Design Basys3_Abacus_Top, start of the top module:
 module Basys3_Abacus_Top(
	 input clk,
	 input rst,
    input btnC,
    input btnR,
    input btnU,
    input [15:0] sw,
     output [6:0] seg,
     output dp,
     output [3:0] an,
     output [15:0] led
 );
For scale: roughly 2000 cells after synthesis, roughly 240 flip-flops, ~49 I/O pins, roughly 16000 um2 of cells after synthesis.
export LEC_CHECK = 0
export CAP_MARGIN = 20
export CELL_PAD_IN_SITES_GLOBAL_PLACEMENT = 1
export CORE_MARGIN = 4
export CORE_UTILIZATION = 40
export CTS_CLUSTER_SIZE = 72
export SETUP_SLACK_MARGIN = -0.6
export SLEW_MARGIN = 20
export TNS_END_PERCENT = 35
create_clock -name core_clock -period 10.0 [get_ports {clk}]
run.sh (not shown) runs the stock make flow with config.mk's settings and CLKGATE_MAP_FILE=.
Change:
==> flow/config.mk (replaced) <==
export PLATFORM = sky130hd
export DESIGN_NAME = Basys3_Abacus_Top
export DESIGN_NICKNAME = Basys3_Abacus_Top
export VERILOG_FILES = /design/flow/design.v
export SDC_FILE = /design/flow/constraint.sdc
export NUM_CORES = 4
export LEC_CHECK = 0
export ABC_AREA = 1
export CAP_MARGIN = 35
export CORE_ASPECT_RATIO = 1.09
export CORE_MARGIN = 2
export CORE_UTILIZATION = 40
export CTS_CLUSTER_SIZE = 90
export PLACE_DENSITY_LB_ADDON = 0.07
export SLEW_MARGIN = 20
=> The new run went through all stages and came out clean; fmax rises by a few percent; core utilization grows by 1.0 points; count of clock-buffer cells in the layout goes up by 9; routed wire length fell by about a fifth; global-route usage drops by 0.84 points; total power fell slightly.

* * *

job 7093:
Starting RTL as in the previous note.
==> flow/config.mk <==
export PLATFORM = sky130hd
export DESIGN_NAME = Basys3_Abacus_Top
export DESIGN_NICKNAME = Basys3_Abacus_Top
export VERILOG_FILES = /design/flow/design.v
export SDC_FILE = /design/flow/constraint.sdc
export NUM_CORES = 4
export LEC_CHECK = 0
export ABC_AREA = 1
export CAP_MARGIN = 20
export CORE_MARGIN = 2
export CORE_UTILIZATION = 72
export CTS_CLUSTER_DIAMETER = 394
export CTS_CLUSTER_SIZE = 10
export HOLD_SLACK_MARGIN = 0.3
export PLACE_DENSITY = 0.42
export SETUP_SLACK_MARGIN = 0.45
export SLEW_MARGIN = 20
==> flow/constraint.sdc <==
create_clock -name core_clock -period 3.88 [get_ports {clk}]
set_input_delay 0.7760 -clock core_clock [delete_from_list [all_inputs] [get_ports {clk}]]
set_output_delay 0.7760 -clock core_clock [all_outputs]
set_load 0.01 [all_outputs]
[job 7093] flow finished | final checks: failed | reasons: negative setup slack
--- input diff job 7093..job 4090 ---
# job 7093
export LEC_CHECK = 0
export ABC_AREA = 1
export CAP_MARGIN = 20
export CORE_MARGIN = 2
export CORE_UTILIZATION = 72
export CTS_CLUSTER_DIAMETER = 394
export CTS_CLUSTER_SIZE = 10
export HOLD_SLACK_MARGIN = 0.3
export PLACE_DENSITY = 0.42
export SETUP_SLACK_MARGIN = 0.45
export SLEW_MARGIN = 20
create_clock -name core_clock -period 3.88 [get_ports {clk}]
# job 4090
export LEC_CHECK = 0
export CAP_MARGIN = 20
export CORE_MARGIN = 2
export CORE_UTILIZATION = 59
export SLEW_MARGIN = 20
create_clock -name core_clock -period 6.5 [get_ports {clk}]
--- outcome ---
Comparing job 7093 and job 4090, the one run not ending clean was job 7093. The final report for job 7093 shows a completed flow and a layout that fails verification, specifically negative setup slack. Per the comparison of job 4090 with job 7093, time the final worst path needs with I/O delays and setup increased 1.65 ns, design area now sits lower, maximum frequency saw a decrease, via count shows a reduction of 7.8%.
diff inputs: job 4090 => job 6014
# job 4090
export LEC_CHECK = 0
export CAP_MARGIN = 20
export CORE_MARGIN = 2
export CORE_UTILIZATION = 59
export SLEW_MARGIN = 20
create_clock -name core_clock -period 6.5 [get_ports {clk}]
# job 6014
export LEC_CHECK = 0
export CAP_MARGIN = 20
export CORE_MARGIN = 2
export CORE_UTILIZATION = 56
export CTS_CLUSTER_SIZE = 99
export SETUP_SLACK_MARGIN = -0.8
export SLEW_MARGIN = 20
export TNS_END_PERCENT = 10
create_clock -name core_clock -period 8.14 [get_ports {clk}]
### Flow results
Between job 6014 and job 4090, the clock skew is higher for job 4090. Count of buffers not belonging to the clock network in the layout ended up 5 lower on job 6014 than on job 4090. Relative to job 4090, clock insertion delay at the later pin of the skew report has gone down in job 6014. Job 4090 → job 6014: total length of routed met2 wires moved up; cell count higher; required time at the worst-slack endpoint higher; per-cell routed wire length did not really move; count of hold buffers inserted by post-cts repair held steady. Diff job 4090 -> job 6014 | tightest slew margin relative to the limit | decrease of 2.8 points. Between job 4090 and job 6014, the flow reports placed wire-length estimate increasing slightly.
### job 6014 -> job 8185
# job 6014
export LEC_CHECK = 0
export CAP_MARGIN = 20
export CORE_MARGIN = 2
export CORE_UTILIZATION = 56
export CTS_CLUSTER_SIZE = 99
export SETUP_SLACK_MARGIN = -0.8
export SLEW_MARGIN = 20
export TNS_END_PERCENT = 10
create_clock -name core_clock -period 8.14 [get_ports {clk}]
# job 8185
export LEC_CHECK = 0
export CAP_MARGIN = 20
export CORE_MARGIN = 2
export CORE_UTILIZATION = 70
export CTS_CLUSTER_DIAMETER = 29
export SLEW_MARGIN = 20
create_clock -name core_clock -period 5.17 [get_ports {clk}]
Results
Comparing job 8185 and job 6014, sequential power is higher on job 8185. Relative to job 6014, the met3 wire length measured on job 8185 has increased by more than 100%. What the final checks of job 8185 revealed, after a flow that finished every stage, was a layout that fails on negative setup slack. Compared with job 6014, job 8185 has less setup slack.
Power and IR drop assume default switching activity.
